==> onyx: inputs <==
==> flow/design.v <==
`timescale 1ns / 1ps
module mac(
    input [15:0] in,
    input [15:0] w,
    input [15:0] b,
    output [15:0] out
    );
wire [15:0] d;
assign d = w * in;
assign out = d + b;
endmodule
`timescale 1ns / 1ps
module mux(
    input [15:0] A,
    input [15:0] B,
    input reset,
    input sel,
    output reg [15:0] out
    );
    always @(*) begin
        if(reset)
            out =0;
        else begin
            if(sel)
                out=A;
            else
                out=B;
        end
    end
endmodule
`timescale 1ns / 1ps
module register(
    input clk,
    input reset,
    input [15:0] in,
    output [15:0] out
    );
reg [15:0] data;
assign out[15:0] = data[15:0];
always @(posedge clk) begin
	if (reset) begin
		data[15:0] <= 16'b0000000000000000;
	end
	else begin
		data[15:0] <= in[15:0];
	end
end
endmodule
`timescale 1ns / 1ps
module shift_reg #(
    parameter pool=0,
    parameter M=28,
    parameter P=2,
    parameter K=3
)
(
  input clk,
  input reset,
  input [15:0] data_in,
  output [15:0] data_out
);
localparam D = (pool)?M-P+1:M-K;
reg [D-1:0] hr_0; reg [D-1:0] hr_1; reg [D-1:0] hr_2; reg [D-1:0] hr_3;
reg [D-1:0] hr_4; reg [D-1:0] hr_5; reg [D-1:0] hr_6; reg [D-1:0] hr_7;
reg [D-1:0] hr_8; reg [D-1:0] hr_9; reg [D-1:0] hr_10; reg [D-1:0] hr_11;
reg [D-1:0] hr_12; reg [D-1:0] hr_13; reg [D-1:0] hr_14; reg [D-1:0] hr_15;
always @ (posedge clk) begin
    if(reset) begin
        hr_0 [D-1:0] <= 0;
        hr_1 [D-1:0] <= 0;
        hr_2 [D-1:0] <= 0;
        hr_3 [D-1:0] <= 0;
        hr_4 [D-1:0] <= 0;
        hr_5 [D-1:0] <= 0;
        hr_6 [D-1:0] <= 0;
        hr_7 [D-1:0] <= 0;
        hr_8 [D-1:0] <= 0;
        hr_9 [D-1:0] <= 0;
        hr_10 [D-1:0] <=0;
        hr_11 [D-1:0] <= 0;
        hr_12 [D-1:0] <= 0;
        hr_13 [D-1:0] <= 0;
        hr_14 [D-1:0] <= 0;
        hr_15 [D-1:0] <= 0;
    end
    else begin
        hr_0 [D-1:0] <= {hr_0[D-2:0], data_in[0]};
        hr_1 [D-1:0] <= {hr_1[D-2:0], data_in[1]};
        hr_2 [D-1:0] <= {hr_2[D-2:0], data_in[2]};
        hr_3 [D-1:0] <= {hr_3[D-2:0], data_in[3]};
        hr_4 [D-1:0] <= {hr_4[D-2:0], data_in[4]};
        hr_5 [D-1:0] <= {hr_5[D-2:0], data_in[5]};
        hr_6 [D-1:0] <= {hr_6[D-2:0], data_in[6]};
        hr_7 [D-1:0] <= {hr_7[D-2:0], data_in[7]};
        hr_8 [D-1:0] <= {hr_8[D-2:0], data_in[8]};
        hr_9 [D-1:0] <= {hr_9[D-2:0], data_in[9]};
        hr_10 [D-1:0] <= {hr_10[D-2:0], data_in[10]};
        hr_11 [D-1:0] <= {hr_11[D-2:0], data_in[11]};
        hr_12 [D-1:0] <= {hr_12[D-2:0], data_in[12]};
        hr_13 [D-1:0] <= {hr_13[D-2:0], data_in[13]};
        hr_14 [D-1:0] <= {hr_14[D-2:0], data_in[14]};
        hr_15 [D-1:0] <= {hr_15[D-2:0], data_in[15]};
    end
end
assign data_out[0] = hr_0[D-1]; assign data_out[1] = hr_1[D-1];
assign data_out[2] = hr_2[D-1]; assign data_out[3] = hr_3[D-1];
assign data_out[4] = hr_4[D-1]; assign data_out[5] = hr_5[D-1];
assign data_out[6] = hr_6[D-1]; assign data_out[7] = hr_7[D-1];
assign data_out[8] = hr_8[D-1]; assign data_out[9] = hr_9[D-1];
assign data_out[10] = hr_10[D-1]; assign data_out[11] = hr_11[D-1];
assign data_out[12] = hr_12[D-1]; assign data_out[13] = hr_13[D-1];
assign data_out[14] = hr_14[D-1]; assign data_out[15] = hr_15[D-1];
endmodule
`timescale 1ns / 1ps
module max_data(
    input [15:0] A,
    input [15:0] B,
    output reg [15:0] Y
    );
    always @(*) begin
        if(A>B)
            Y = A;
        else
            Y = B;
    end
endmodule
`timescale 1ns / 1ps
module conv_final #(
	parameter N=28,
	parameter M=28,
	parameter K=3,
	parameter P=2,
	parameter P_stride=2,
	parameter K_stride=2,
	parameter pool=0
) (
    	input clk,
    	input reset,
    	input [15:0] pxl_in,
		input i_data_valid,
		input [(K*K*16)-1:0]i_kernel_data,
   		output [15:0] pxl_out,
		output reg o_data_valid
    );
	wire [15:0] reg_00,reg_01,reg_02,sr_0;
	wire[15:0] reg_10, reg_11,reg_12,sr_1;
	wire[15:0] reg_20, reg_21,reg_22;
	wire [15:0] wire_00; wire [15:0] wire_01; wire [15:0] wire_02;
	wire [15:0] wire_10; wire [15:0] wire_11; wire [15:0] wire_12;
	wire [15:0] wire_20; wire [15:0] wire_21; wire [15:0] wire_22;
	wire signed [15:0] kernel [(K*K)-1:0];
	genvar i;
	generate
		for(i=0;i<(K*K);i=i+1) begin
			assign kernel[i] = i_kernel_data[16*(i)+:16];
		end
	endgenerate
	wire sel_1,sel_2,sel_3;
	wire [15:0] out_1,out_2,out_3,out_4,out_5,out_6,out_7,out_8,out_9;
	mux M1 (.A(pxl_in),.B(16'd0),.reset(reset),.sel(sel_1),.out(out_1));
	mac mac_00(out_1, kernel[0], 16'd0, wire_00);
	register r_00(clk, reset, wire_00, reg_00); 
	mux M2 (.A(pxl_in),.B(16'd0),.reset(reset),.sel(sel_2),.out(out_2));
	mac mac_01(out_2, kernel[1], reg_00, wire_01); 
	register r_01(clk, reset, wire_01, reg_01); 
	mux M3 (.A(pxl_in),.B(16'd0),.reset(reset),.sel(sel_3),.out(out_3));
	mac mac_02(out_3, kernel[2], reg_01, wire_02); 
	register r_02(clk, reset, wire_02, reg_02); 
	shift_reg #(.pool(0),.M(M),.K(K),.P(P)) row_1(.clk(clk),.reset(reset), .data_in(reg_02), .data_out(sr_0));
	mux M4 (.A(pxl_in),.B(16'd0),.reset(reset),.sel(sel_1),.out(out_4));
	mac mac_10(out_4, kernel[3], sr_0, wire_10); 
	register r_10(clk, reset, wire_10, reg_10); 
	mux M5 (.A(pxl_in),.B(16'd0),.reset(reset),.sel(sel_2),.out(out_5));
	mac mac_11(out_5, kernel[4], reg_10, wire_11); 
	register r_11(clk, reset, wire_11, reg_11); 
	mux M6 (.A(pxl_in),.B(16'd0),.reset(reset),.sel(sel_3),.out(out_6));
	mac mac_12(out_6, kernel[5], reg_11, wire_12); 
	register r_12(clk, reset, wire_12, reg_12); 
	shift_reg #(.pool(0),.M(M),.K(K),.P(P)) row_2(.clk(clk),.reset(reset), .data_in(reg_12), .data_out(sr_1));
	mux M7 (.A(pxl_in),.B(16'd0),.reset(reset),.sel(sel_1),.out(out_7));
	mac mac_20(out_7, kernel[6], sr_1, wire_20); 
	register r_20(clk, reset, wire_20, reg_20); 
	mux M8 (.A(pxl_in),.B(16'd0),.reset(reset),.sel(sel_2),.out(out_8));
	mac mac_21(out_8, kernel[7], reg_20, wire_21); 
	register r_21(clk, reset, wire_21, reg_21); 
	mux M9 (.A(pxl_in),.B(16'd0),.reset(reset),.sel(sel_3),.out(out_9));
	mac mac_22(out_9, kernel[8], reg_21, wire_22); 
	register r_22(clk, reset, wire_22, reg_22); 
	assign pxl_out = reg_22;	
	reg [9:0] counter;
	reg [$clog2(M)-1:0] col;
	reg [$clog2(M*M)-1:0] count_valid;
	always @(posedge clk) begin
		if ((reset == 1) | (!i_data_valid)) begin
			counter <= 0;
			col <= 0;
		end else begin
			counter <= counter + 1;
			if (col == M-1)
				col <= 0;
			else
				col <= col + 1;
		end
	end
	always @(posedge clk) begin
		if(reset) begin
		    count_valid <= 0;
			o_data_valid <= 1'b0;
		end
		else begin
			if(o_data_valid) begin
				count_valid <= count_valid+1;
				if(count_valid == (M*M)-1) begin
				    o_data_valid <= 1'b0;
				    count_valid <= 0;
				end
			end
			else if (i_data_valid && (counter == ((M*(K-1))/2)+((K-1)/2))) begin
				o_data_valid <= 1'b1;
			end
		end
	end
	assign sel_1 = i_data_valid & (col != M-1);
	assign sel_2 = i_data_valid;
	assign sel_3 = i_data_valid & (col != 0);
endmodule
`timescale 1ns / 1ps
module max_pooling #(
    parameter N=28,
	parameter M=28,
	parameter K=3,
	parameter P=2,
	parameter P_stride=2,
	parameter K_stride=2,
	parameter pool=1
    ) (
        input clk,
        input reset,
        input [15:0] pixel_in,
        input i_data_valid,
        output [15:0] o_max_pooled_pixel,
        output o_data_valid
    );
    wire [15:0] wire_1,reg1,sr_out,wire_2,reg2;
    register R1 (.clk(clk),.reset(reset),.in(pixel_in),.out(reg1));
    max_data M1(.A(pixel_in),.B(reg1),.Y(wire_1));
    shift_reg #(.M(M),.K(K),.pool(pool),.P(P)) LD1 (.clk(clk),.reset(reset),.data_in(wire_1),.data_out(sr_out));
    max_data M2(.A(sr_out),.B(pixel_in),.Y(wire_2));
    register R2 (.clk(clk),.reset(reset),.in(wire_2),.out(reg2));
    max_data M3(.A(pixel_in),.B(reg2),.Y(o_max_pooled_pixel));
    reg [$clog2(M)-1:0] col;
    reg row_odd;
    always@(posedge clk) begin
        if(reset | !(i_data_valid)) begin
            col <= 0;
            row_odd <= 1'b0;
        end
        else begin
            if(col == M-1) begin
                col <= 0;
                row_odd <= ~row_odd;
            end
            else begin
                col <= col+1;
            end
        end
    end
    assign o_data_valid = i_data_valid & row_odd & col[0];
endmodule
`timescale 1ns / 1ps
module cnn_layer1 (
    input          clk,
    input          reset,
    input  [15:0]  pxl_in,
    input          i_data_valid,
    input  [143:0] i_kernel_data,
    output [15:0]  conv_out,
    output         conv_valid,
    output [15:0]  pool_out,
    output         pool_valid
);
    conv_final #(
        .N(28), .M(28), .K(3), .P(2), .P_stride(2), .K_stride(1), .pool(0)
    ) C1 (
        .clk(clk),
        .reset(reset),
        .pxl_in(pxl_in),
        .i_data_valid(i_data_valid),
        .i_kernel_data(i_kernel_data),
        .pxl_out(conv_out),
        .o_data_valid(conv_valid)
    );
    max_pooling #(
        .N(28), .M(28), .K(3), .P(2), .P_stride(2), .K_stride(1), .pool(1)
    ) MP1 (
        .clk(clk),
        .reset(reset),
        .pixel_in(conv_out),
        .i_data_valid(conv_valid),
        .o_max_pooled_pixel(pool_out),
        .o_data_valid(pool_valid)
    );
endmodule
==> flow/run.sh <==
#!/bin/bash
# the make line also repeats each setting of config.mk as NAME=value (left out here)
make -C /OpenROAD-flow-scripts/flow DESIGN_CONFIG=/design/flow/config.mk WORK_HOME=/design/flow/orfs CLKGATE_MAP_FILE= finish
==> flow/config.mk <==
export PLATFORM = sky130hd
export DESIGN_NAME = cnn_layer1
export DESIGN_NICKNAME = cnn_layer1
export VERILOG_FILES = /design/flow/design.v
export SDC_FILE = /design/flow/constraint.sdc
export NUM_CORES = 4
export LEC_CHECK = 0
export CAP_MARGIN = 20
export CORE_MARGIN = 2
export CORE_UTILIZATION = 40
export SLEW_MARGIN = 20
==> flow/constraint.sdc <==
create_clock -name core_clock -period 4.76 [get_ports {clk}]
set_input_delay 0.9520 -clock core_clock [delete_from_list [all_inputs] [get_ports {clk}]]
set_output_delay 0.9520 -clock core_clock [all_outputs]
set_load 0.01 [all_outputs]
==> inputs of umber, as changes to onyx <==
CORE_UTILIZATION = 70   (was 40)
CTS_CLUSTER_SIZE = 14   (was default)
==> flow/constraint.sdc (replaced) <==
create_clock -name core_clock -period 5.79 [get_ports {clk}]
set_input_delay 1.1580 -clock core_clock [delete_from_list [all_inputs] [get_ports {clk}]]
set_output_delay 1.1580 -clock core_clock [all_outputs]
set_load 0.01 [all_outputs]
==> results.yml <==
# generated from flow reports
timing:
  fin_ws_ns: -1.30
  setup-violations-final: 86
route:
  met2WireLength_microns: 98900
status:
  so.violations: "setup timing"
  outcome: "complete, but fails checks"
-- figures above: onyx

==> results.yml <==
# generated from flow reports
status:
  outcome: "complete, but fails checks"
  so.violations: "setup timing"
timing:
  fin_ws_ns: -0.666
  setup-violations-final: 42
-- figures above: umber

